run a:
## top
module top(
		input wire [31:0] opa,
		input wire [31:0] opb,
		input wire start,
		input wire rst,
		input wire clk,
		output reg done,
		output reg [31:0] result
);
reg [2:0] current_state;
reg [2:0] next_state;
reg [31:0] regopa;
reg [31:0] regopb;
reg [5:0] length_diff_reg;
wire [5:0] length_opa;
wire [5:0] length_opb;
wire [5:0] length_diff;
wire [31:0] length_in_opa;
wire [31:0] length_in_opb;
parameter IDLE = 3'd0;
parameter INPUT = 3'd1;
parameter ADJUDICATE = 3'd2;
parameter CAMP_SWITCH = 3'd3;
parameter ALIGN = 3'd4;
parameter ABSOLUTE = 3'd5;
parameter OUTPUT = 3'd6;
parameter ZEROS = 32'd0;
parameter ZEROS_C = 7'b0; 
always @(posedge clk or negedge rst) begin : proc_current_state
	if(~rst) begin
		current_state <= IDLE;
	end else begin
		current_state <= next_state ;
	end
end
always @ * begin : proc_next_state
	case (current_state)
		IDLE:begin 
			if(start == 1) 
				next_state <= INPUT;
			else 
				next_state <= IDLE;			
		end
		INPUT:next_state <= ADJUDICATE;
		ADJUDICATE:begin 
			if(regopa == regopb || regopa == 0 || regopb == 0) begin
				next_state <= OUTPUT;
			end
			else begin 
				next_state <= CAMP_SWITCH;
			end
		end
		CAMP_SWITCH:next_state <= ALIGN;
		ALIGN:next_state <= ABSOLUTE;
		ABSOLUTE:next_state <= ADJUDICATE;
		OUTPUT:begin 
			if(start == 1) 
				next_state <= INPUT;
			else 
				next_state <= IDLE;
		end
		default : next_state <= IDLE;
	endcase
end
always @(posedge clk or negedge rst) begin : proc_regopa
	if(~rst) begin
		regopa <= ZEROS;
	end else begin
		case (next_state)
			IDLE:regopa <= ZEROS;
			INPUT:regopa <= opa;
			ADJUDICATE:regopa <= regopa;
			CAMP_SWITCH:begin 
				if(regopa < regopb) begin
					regopa <= regopb;
				end
				else begin 
					regopa <= regopa;
				end
			end
			ALIGN:regopa <= regopa;
			ABSOLUTE:begin 
				if (regopa >= regopb ) begin 
					regopa <= regopa - regopb;
				end
				else begin 
					regopa <= regopb - regopa;
				end
			end		
			default :regopa <= regopa;
  ...
For scale: about 2300 cells after synthesis, roughly 100 I/O pins, about 0.014 mm² of cells after synthesis.
make LEC_CHECK=0 ABC_AREA=1 CAP_MARGIN=20 CORE_ASPECT_RATIO=1.38 CORE_MARGIN=2 CORE_UTILIZATION=72 CTS_CLUSTER_SIZE=10 HOLD_SLACK_MARGIN=0.28 PLACE_DENSITY=0.42 SETUP_SLACK_MARGIN=0.25 SLEW_MARGIN=20 TNS_END_PERCENT=5 finish   # period 2.71 ns
run.sh (not shown) runs the stock make flow with config.mk's settings and CLKGATE_MAP_FILE=.
Run a did not finish; the tool stopped in clock tree synthesis (4_1_cts) with error DPL-0038.
Edits applied to the flow inputs when going from run a to run b:
Settings: setting CELL_PAD_IN_SITES_DETAIL_PLACEMENT to 2 for the first time; changing CORE_ASPECT_RATIO from 1.38 to 1.14; changing CORE_UTILIZATION from 72 to 67; changing CAP_MARGIN from 20 to 10; removing SETUP_SLACK_MARGIN (formerly 0.25); changing CTS_CLUSTER_SIZE from 10 to 91; changing PLACE_DENSITY from 0.42 to 0.47; removing TNS_END_PERCENT (formerly 5); changing SLEW_MARGIN from 20 to 15; removing HOLD_SLACK_MARGIN (formerly 0.28); changing the clock period (ns, I/O delays scaled along) from 2.71 to 7.0.
==> results <==
Run b terminated abnormally: detailed placement (3_5_place_dp) reported DPL-0033.
Summary of run b over run a: number of buffers inserted by port buffering held steady; chip area from the yosys synthesis statistics held steady; fraction of registers with async set/reset held steady; number of flops mapped to enable cells by yosys held steady.
Run a -> run b: die extent in y decreased by a few percent
The die of run b is larger than the one used in run a.
The higher number of rows in the core area of run b and run a is in run a.
Run b vs. run a: weighted congestion at the end of routability-driven global placement down 6.9%; aoi/oai-family share of the synthesized area level; core outline area +0.0016 mm².

## build 7
top again, from the RTL that the note above started with.
export LEC_CHECK = 0
export ABC_AREA = 1
export CAP_MARGIN = 40
export CELL_PAD_IN_SITES_GLOBAL_PLACEMENT = 3
export CORE_ASPECT_RATIO = 1.63
export CORE_MARGIN = 2
export CORE_UTILIZATION = 40
export CTS_CLUSTER_SIZE = 57
export GPL_ROUTABILITY_DRIVEN = 0
export GPL_TIMING_DRIVEN = 0
export HOLD_SLACK_MARGIN = 0.27
export MIN_ROUTING_LAYER = met1
export SLEW_MARGIN = 25
export TNS_END_PERCENT = 55
create_clock -name core_clock -period 7.8 [get_ports {clk}]
In the summary table, build 7 is marked failed, with error GPL-0301 raised in global placement without I/O (3_1_place_gp_skip_io).
Relative to build 7, the following input files were edited for build 49:
- GPL_ROUTABILITY_DRIVEN removed (was 0)
- CTS_CLUSTER_SIZE removed (was 57)
- ABC_AREA removed (was 1)
- MIN_ROUTING_LAYER removed (was met1)
- HOLD_SLACK_MARGIN removed (was 0.27)
- GPL_TIMING_DRIVEN removed (was 0)
- CAP_MARGIN changed from 40 to 20
- TNS_END_PERCENT changed from 55 to 95
- SLEW_MARGIN changed from 25 to 20
- CELL_PAD_IN_SITES_GLOBAL_PLACEMENT changed from 3 to 1
- CORE_ASPECT_RATIO removed (was 1.63)
- the clock period (ns, I/O delays scaled along) changed from 7.8 to 7.0
Findings:
Note that the cell total in the yosys stat output recorded for build 7 amounts to 1.4 times the value seen in build 49. Sequential cell area fraction in the yosys report delta for build 49 relative to build 7: 0.93 points higher. Looking at synthesized cell count, build 49 sits 28% lower than build 7 does. Build 49 finished every step from synthesis to the final layout, and the layout passed the timing, design-rule and antenna checks. Build 7 never completed; the flow aborted with a tool error in global placement without I/O (3_1_place_gp_skip_io). Against build 7, area of the mapped netlist in build 49 came out better. Diff build 7 -> build 49: total cell area reported by yosys after synthesis went down about 4.5%; post-synthesis share of cell area spent on and, or, nand and nor gates lost 23 points; core area lower; total nets after synthesis went down. Relative to build 7, area fraction in mux cells has increased by 18 points in build 49. Build 49 vs build 7 — vertical extent of the die dropped by more than 10%. Fraction of the mapped netlist area in compound gates, build 7 and build 49, higher one = build 49.
Edits applied to the flow inputs when going from build 49 to build 82:
- putting SETUP_SLACK_MARGIN at 0.8 where nothing was set
- clearing CELL_PAD_IN_SITES_GLOBAL_PLACEMENT, which used to be 1
- clearing TNS_END_PERCENT, which used to be 95
- putting PLACE_DENSITY_LB_ADDON at 0.08 where nothing was set
- putting ABC_AREA at 1 where nothing was set
- swapping 40 for 72 in CORE_UTILIZATION
- swapping 7.0 for 2.72 in the clock period (ns, I/O delays scaled along)
==> results <==
Per the comparison of build 82 with build 49, row count shrank by 16; area fraction in xor and xnor cells higher. Looking at portion of the post-synthesis area used by sequential elements, build 82 sits 0.93 points below build 49. Build 82: it failed during clock tree synthesis (4_1_cts), and the tool reported DPL-0038. Diff build 82 and build 49: synthesized area per cell lower in build 82. Build 82 vs build 49: post-synthesis simple-gate area fraction up. The placed instance area in build 82 sits 3500 sq um above the value recorded for build 49. Overall die height on build 82 is down relative to build 49. Build 82: post-synthesis cell count 659 above build 49. The run showing the greater cell count after placement is build 82. Die size: build 82 < build 49. Higher global placement routability congestion goes to build 82 over build 49.

top again, from the RTL that the note above started with.
Settings: LEC_CHECK=0, ABC_AREA=1, CAP_MARGIN=30, CELL_PAD_IN_SITES_GLOBAL_PLACEMENT=1, CORE_ASPECT_RATIO=0.64, CORE_MARGIN=4, CORE_UTILIZATION=40, GPL_ROUTABILITY_DRIVEN=0, GPL_TIMING_DRIVEN=0, HOLD_SLACK_MARGIN=0.27, SLEW_MARGIN=25, TNS_END_PERCENT=95; clock period 7.8 ns.
Then changed:
- ABC_AREA: 1 -> not set
- CAP_MARGIN: 30 -> 20
- CELL_PAD_IN_SITES_GLOBAL_PLACEMENT: 1 -> not set
- CORE_ASPECT_RATIO: 0.64 -> not set
- CORE_MARGIN: 4 -> 2
- GPL_ROUTABILITY_DRIVEN: 0 -> not set
- GPL_TIMING_DRIVEN: 0 -> not set
- HOLD_SLACK_MARGIN: 0.27 -> not set
- SLEW_MARGIN: 25 -> 20
- TNS_END_PERCENT: 95 -> not set
- clock period: 7.8 -> 7.0 ns (I/O delays scaled with it)
The new run finished clean.
Final area went down by a few percent.
Setup slack loses 1.4 ns.
Utilization is about the same.
Sequential share of layout area went up by 0.85 points.
Wire length went down by about a fifth.
Flip-flop count stays the same.

Starting RTL as in the previous note.
==> flow/config.mk <==
export PLATFORM = sky130hd
export DESIGN_NAME = top
export DESIGN_NICKNAME = top
export VERILOG_FILES = /design/flow/design.v
export SDC_FILE = /design/flow/constraint.sdc
export NUM_CORES = 4
export LEC_CHECK = 0
export ABC_AREA = 0
export CAP_MARGIN = 15
export CORE_ASPECT_RATIO = 0.5
export CORE_MARGIN = 4
export CORE_UTILIZATION = 22
export CTS_CLUSTER_DIAMETER = 337
export CTS_CLUSTER_SIZE = 94
export GPL_ROUTABILITY_DRIVEN = 0
export MIN_ROUTING_LAYER = met1
export PLACE_DENSITY = 0.78
export SETUP_SLACK_MARGIN = -0.73
export SLEW_MARGIN = 20
export TNS_END_PERCENT = 5
==> flow/constraint.sdc <==
create_clock -name core_clock -period 7.41 [get_ports {clk}]
set_input_delay 1.4820 -clock core_clock [delete_from_list [all_inputs] [get_ports {clk}]]
set_output_delay 1.4820 -clock core_clock [all_outputs]
set_load 0.01 [all_outputs]
The starting point completed without violations.
==> next run, changes <==
- ABC_AREA: 0 -> default
- CAP_MARGIN: 15 -> 20
- CORE_ASPECT_RATIO: 0.5 -> default
- CORE_MARGIN: 4 -> 2
- CORE_UTILIZATION: 22 -> 64
- CTS_CLUSTER_DIAMETER: 337 -> default
- CTS_CLUSTER_SIZE: 94 -> default
- GPL_ROUTABILITY_DRIVEN: 0 -> default
- MIN_ROUTING_LAYER: met1 -> default
- PLACE_DENSITY: 0.78 -> default
- SETUP_SLACK_MARGIN: -0.73 -> default
- TNS_END_PERCENT: 5 -> default
- clock period: 7.41 -> 4.67 ns (I/O delays scaled with it)
Result: This time the run finished with setup timing left; routed wire length went up by about 6.5%; sequential share of layout area decreases by 0.91 points; area after synthesis is unchanged; count of clock-buffer cells in the layout drops by 1; non-clock buffer count rose by 159; hold slack barely changes; global-route usage came out higher by 34 points; final cell count came out lower by about 16%.
==> next run, changes <==
- CORE_UTILIZATION: 64 -> 66
- CTS_CLUSTER_DIAMETER: default -> 322
- CTS_CLUSTER_SIZE: default -> 91
- HOLD_SLACK_MARGIN: default -> -0.08
- MAX_ROUTING_LAYER: default -> met4
- PLACE_DENSITY: default -> 0.38
- TNS_END_PERCENT: default -> 10
- clock period: 4.67 -> 7.0 ns (I/O delays scaled with it)
After rerunning:
- With this change the flow went through all stages and came out clean
- count of clock-buffer cells in the layout is unchanged
- via count drops by 3.7%
- wire length drops by 3.0%
- global-route usage climbs by 1.1 points
- setup slack improves by 400 ps
- final area drops by 8.1%
- cell count drops by 6.4%
==> next run, changes <==
- CORE_ASPECT_RATIO: default -> 0.5
- CORE_UTILIZATION: 66 -> 62
- PLACE_DENSITY: 0.38 -> default
- PLACE_DENSITY_LB_ADDON: default -> 0.3
- SETUP_SLACK_MARGIN: default -> -0.5
The new run finished with timing, DRC and antenna clean. Final area barely changes. Core utilization falls by 4.2 points. Routed wire length is higher by 2.0%.

Starting RTL as in the previous note.
## top
module top(
		input wire [31:0] opa,
		input wire [31:0] opb,
		input wire start,
		input wire rst,
		input wire clk,
		output reg done,
		output reg [31:0] result
);
reg [2:0] current_state;
reg [2:0] next_state;
reg [31:0] regopa;
reg [31:0] regopb;
reg [5:0] length_diff_reg;
wire [5:0] length_opa;
wire [5:0] length_opb;
wire [5:0] length_diff;
wire [31:0] length_in_opa;
wire [31:0] length_in_opb;
parameter IDLE = 3'd0;
parameter INPUT = 3'd1;
parameter ADJUDICATE = 3'd2;
parameter CAMP_SWITCH = 3'd3;
parameter ALIGN = 3'd4;
parameter ABSOLUTE = 3'd5;
parameter OUTPUT = 3'd6;
parameter ZEROS = 32'd0;
parameter ZEROS_C = 7'b0; 
always @(posedge clk or negedge rst) begin : proc_current_state
	if(~rst) begin
		current_state <= IDLE;
	end else begin
		current_state <= next_state ;
	end
end
always @ * begin : proc_next_state
	case (current_state)
		IDLE:begin 
			if(start == 1) 
				next_state <= INPUT;
			else 
				next_state <= IDLE;			
		end
		INPUT:next_state <= ADJUDICATE;
		ADJUDICATE:begin 
			if(regopa == regopb || regopa == 0 || regopb == 0) begin
  ...
clock: 3.48 ns
lec_check: 0
abc_area: 1
cap_margin: 15
core_aspect_ratio: 0.86
core_margin: 2
core_utilization: 58
cts_cluster_size: 94
gpl_routability_driven: 0
min_routing_layer: met1
place_density_lb_addon: 0.1
setup_slack_margin: -0.35
slew_margin: 20
tns_end_percent: 35
The baseline completed and failed the layout checks on setup timing.
Edit:
CAP_MARGIN = 20   (was 15)
CORE_ASPECT_RATIO = 1.13   (was 0.86)
CORE_UTILIZATION = 72   (was 58)
CTS_CLUSTER_DIAMETER = 371   (was not set)
CTS_CLUSTER_SIZE = 99   (was 94)
GPL_ROUTABILITY_DRIVEN = not set   (was 0)
MIN_ROUTING_LAYER = not set   (was met1)
PLACE_DENSITY = 0.44   (was not set)
PLACE_DENSITY_LB_ADDON = not set   (was 0.1)
SETUP_SLACK_MARGIN = not set   (was -0.35)
TNS_END_PERCENT = 5   (was 35)
After rerunning: Now the flow ended with an error in 5_1_grt; synthesized cell count does not change; die size fell by about a fifth; synthesized area stays the same.
Edit:
CORE_ASPECT_RATIO = not set   (was 1.13)
CTS_CLUSTER_DIAMETER = not set   (was 371)
CTS_CLUSTER_SIZE = not set   (was 99)
PLACE_DENSITY = 0.42   (was 0.44)
TNS_END_PERCENT = not set   (was 5)
clock period = 2.78 ns   (was 3.48 ns; I/O delays follow)
Now the flow aborted during 4_1_cts (DPL-0038).
Die size barely changes.
Area after synthesis is unchanged.
Synthesized cell count stays the same.
Edit:
ABC_AREA = not set   (was 1)
CORE_UTILIZATION = 58   (was 72)
PLACE_DENSITY = not set   (was 0.42)
clock period = 6.26 ns   (was 2.78 ns; I/O delays follow)
=> Now the flow completed without violations; die area rose by 18%; area after synthesis fell by 4.5%; synthesized cell count fell by 28%.

Starting RTL as in the previous note.
clock: 7.41 ns
lec_check: 0
abc_area: 0
cap_margin: 15
core_aspect_ratio: 0.5
core_margin: 4
core_utilization: 50
cts_cluster_diameter: 337
cts_cluster_size: 94
gpl_routability_driven: 0
min_routing_layer: met1
slew_margin: 20
tns_end_percent: 35
Edit:
CORE_ASPECT_RATIO = 1.76   (was 0.5)
CORE_MARGIN = 2   (was 4)
CORE_UTILIZATION = 58   (was 50)
CTS_CLUSTER_DIAMETER = default   (was 337)
SETUP_SLACK_MARGIN = 0.96   (was default)
clock period = 5.13 ns   (was 7.41 ns; I/O delays follow)
=>
- Now the flow reached the layout checks and failed them: setup timing
- global-route usage climbs by 12 points
- hold slack loses 6.4 ps
- first-iteration DRC count climbs by about 20%
- non-clock buffer count climbs by 167
- wire length climbs by 13%
- worst setup slack loses 940 ps
- critical path depth climbs by 1
- final area climbs by about 15%
Edit:
CORE_ASPECT_RATIO = 0.5   (was 1.76)
CORE_MARGIN = 4   (was 2)
CORE_UTILIZATION = 42   (was 58)
CTS_CLUSTER_DIAMETER = 337   (was default)
SETUP_SLACK_MARGIN = -0.73   (was 0.96)
TNS_END_PERCENT = 5   (was 35)
clock period = 7.41 ns   (was 5.13 ns; I/O delays follow)
Result:
- The changed run produced a clean layout
- sequential share of layout area goes up by 2.2 points
- critical path depth falls by 1
- worst hold slack improves by 5.8 ps
- synthesized cell count stays the same
- setup slack improved by 1100 ps
- routed wire length drops by 13%
- area after synthesis does not change
- die area grows by 44%
Edit:
ABC_AREA = 1   (was 0)
CORE_ASPECT_RATIO = 1.76   (was 0.5)
CORE_MARGIN = 2   (was 4)
CORE_UTILIZATION = 72   (was 42)
CTS_CLUSTER_DIAMETER = 238   (was 337)
CTS_CLUSTER_SIZE = 89   (was 94)
PLACE_DENSITY = 0.4   (was default)
SETUP_SLACK_MARGIN = -0.23   (was -0.73)
TNS_END_PERCENT = 35   (was 5)
clock period = 6.92 ns   (was 7.41 ns; I/O delays follow)
The changed run aborted during 5_1_grt, error GRT-0116.
Area after synthesis is higher by a few percent.
Die size came out lower by well over a third.
Synthesized cell count rose by well over a third.
